// top
module top(input clk, rst, ball_speed, serve_type, angle, bat_size, restart, start, en_color, auto, hard_mode, input[3:0] mode, max_score, input[8:0] adc, output sel, size, output sound, output [9:0] RED, GRN, BLU, output HSYNC, VSYNC, px_clk, blank);
Size: roughly 7400 cells after synthesis, roughly 210 flip-flops, about 65 I/O pins.
Settings: LEC_CHECK=0, ABC_AREA=1, CAP_MARGIN=20, CORE_ASPECT_RATIO=0.9, CORE_MARGIN=2, CORE_UTILIZATION=56, CTS_CLUSTER_SIZE=27, GPL_TIMING_DRIVEN=1, HOLD_SLACK_MARGIN=-0.01, MAX_ROUTING_LAYER=met4, PLACE_DENSITY=0.6, SETUP_SLACK_MARGIN=2.0, SLEW_MARGIN=35, TNS_END_PERCENT=25; clock period 7.07 ns.
run.sh (not shown) runs the stock make flow with config.mk's settings and CLKGATE_MAP_FILE=.
The baseline completed without violations.
Next try:
CORE_ASPECT_RATIO = not set   (was 0.9)
CORE_UTILIZATION = 24   (was 56)
CTS_CLUSTER_SIZE = not set   (was 27)
GPL_TIMING_DRIVEN = not set   (was 1)
HOLD_SLACK_MARGIN = not set   (was -0.01)
MAX_ROUTING_LAYER = not set   (was met4)
SETUP_SLACK_MARGIN = not set   (was 2.0)
SLEW_MARGIN = 20   (was 35)
TNS_END_PERCENT = not set   (was 25)
clock period = 8.61 ns   (was 7.07 ns; I/O delays follow)
The new run passed the timing, design-rule and antenna checks.
Final cell count came out higher by 15%.
Worst setup slack gets better by 0.24 ns.
Sequential share of layout area came out higher by 0.23 points.
Hold slack gets better by 0.033 ns.
Die size came out higher by about 130%.
Routed wire length came out higher by about 0.56%.


Starting RTL as in the previous note.
==> flow/design.v (excerpt) <==
module top(input clk, rst, ball_speed, serve_type, angle, bat_size, restart, start, en_color, auto, hard_mode, input[3:0] mode, max_score, input[8:0] adc, output sel, size, output sound, output [9:0] RED, GRN, BLU, output HSYNC, VSYNC, px_clk, blank);
    wire [9:0] x, y, p1_y, p2_y, bx, by;
    reg [9:0] p2_y_ff;
    wire px_data_out;
    wire [29:0] px_data_in;
    wire [4:0] score1, score2;
    wire p1_win, p2_win, turn, start_state, hit, wall, goal;
    wire p2p, p2m, xh, yh;
    wire [1:0] game_mode;
    reg[1:0] mode_in, score_in;
    wire [9:0] ap2_y, pp2_y;
    assign blank = 1'b1;
    assign size = bat_size;
    assign p2_y = p2_y_ff;
    always @(posedge clk) begin
        if(auto) p2_y_ff <= ap2_y;
        else p2_y_ff <= pp2_y;
    end
    always @(posedge clk or posedge rst) begin
        if(rst) begin
            mode_in <= 2'b00;
            score_in <= 2'b00;
        end else begin
        if(mode[0]) mode_in <= 2'b00;
        if(mode[1]) mode_in <= 2'b01;
        if(mode[2]) mode_in <= 2'b10;
        if(mode[3]) mode_in <= 2'b11;
        if(max_score[0]) score_in <= 2'b00;
        if(max_score[1]) score_in <= 2'b01;
        if(max_score[2]) score_in <= 2'b10;
        if(max_score[3]) score_in <= 2'b11;
        end
    end
    paddle_controller pctrl(clk, rst, p2p, p2m, bat_size, ap2_y);
    heading_detect heading_detect(clk, rst, bx, by, xh, yh);
    auto_player auto_player(clk, rst, auto, turn, hit, wall, start_state, hard_mode, xh, yh, game_mode, bx, by, ap2_y, p2p, p2m);
    adc_reader adc_reader(clk, rst, adc, sel, p1_y, pp2_y);
    clk_divider clk_divider(clk, rst, px_clk);
    sound_output sound_output(clk, rst, hit, wall, goal, sound);
  ...
Settings: LEC_CHECK=0, ABC_AREA=1, CAP_MARGIN=35, CELL_PAD_IN_SITES_DETAIL_PLACEMENT=1, CELL_PAD_IN_SITES_GLOBAL_PLACEMENT=1, CORE_MARGIN=2, CORE_UTILIZATION=37, GPL_TIMING_DRIVEN=0, PLACE_DENSITY_LB_ADDON=0.02, SETUP_SLACK_MARGIN=1.06, SLEW_MARGIN=40, TNS_END_PERCENT=15; clock period 5.56 ns.
The first run reached the layout checks and failed them: negative setup slack.
Then changed:
Settings changed: CAP_MARGIN 35 to 20, CELL_PAD_IN_SITES_DETAIL_PLACEMENT 1 to default, CELL_PAD_IN_SITES_GLOBAL_PLACEMENT 1 to default, CORE_UTILIZATION 37 to 40, GPL_TIMING_DRIVEN 0 to default, PLACE_DENSITY from default to 0.6, PLACE_DENSITY_LB_ADDON 0.02 to default, SETUP_SLACK_MARGIN 1.06 to default, SLEW_MARGIN 40 to 20, TNS_END_PERCENT 15 to default.
Clock period 5.56 ns to 10.0 ns, I/O delays scaled along.
Effect:
- The new run produced a clean layout
- sequential power drops by 44%
- routed wire length decreases by 16%
- first-iteration DRC count rose by 41%
- total power went down by 48%
- sequential share of layout area came out higher by 0.74 points
- worst hold slack gains 0.050 ns
- design area came out lower by 7.5%
- count of clock-buffer cells in the layout does not change
- cell count fell by 4.1%
- setup slack gets better by 3.1 ns
Then changed:
Settings changed: ABC_AREA 1 to default, CORE_UTILIZATION 40 to 64, PLACE_DENSITY 0.6 to default, SETUP_SLACK_MARGIN from default to 2.07.
Clock period 10.0 ns to 7.5 ns, I/O delays scaled along.
=> The changed run finished with timing, DRC and antenna clean; register-to-register slack improved by 0.20 ns; cell area grows by about a fifth; area after synthesis went up by a little under a tenth; cell count shrinks by roughly a tenth.
Then changed:
Settings changed: CORE_UTILIZATION 64 to 65, SETUP_SLACK_MARGIN 2.07 to 1.3.
Clock period 7.5 ns to 5.18 ns, I/O delays scaled along.
With this change the flow completed, yet does not pass: negative setup slack.
Setup slack got worse by 2.0 ns.
Cell count is higher by 10%.
Design area goes up by 12%.
Routed wire length rose by 11%.
Power came out higher by 59%.
Combinational power rose by 79%.
Then changed:
Settings changed: CORE_UTILIZATION 65 to 57, CTS_CLUSTER_SIZE from default to 62, SETUP_SLACK_MARGIN 1.3 to 1.85.
Clock period 5.18 ns to 6.91 ns, I/O delays scaled along.
What happened: This time the run finished with timing, DRC and antenna clean; critical path depth fell by 10; routed wire length fell by 7.8%; total power fell by 33%; worst hold slack gets worse by 0.011 ns.
Then changed:
Settings changed: CORE_UTILIZATION 57 to 68, CTS_CLUSTER_SIZE 62 to 34, SETUP_SLACK_MARGIN 1.85 to default.
Clock period 6.91 ns to 5.18 ns, I/O delays scaled along.
Outcome: With this change the flow produced a layout that fails on negative setup slack; setup slack gets worse by 1.9 ns; global-route usage rises by 8.0 points; worst hold slack barely changes; maximum frequency falls by 3.3%.
No activity file was given, so power comes from the tool's default toggle rates.
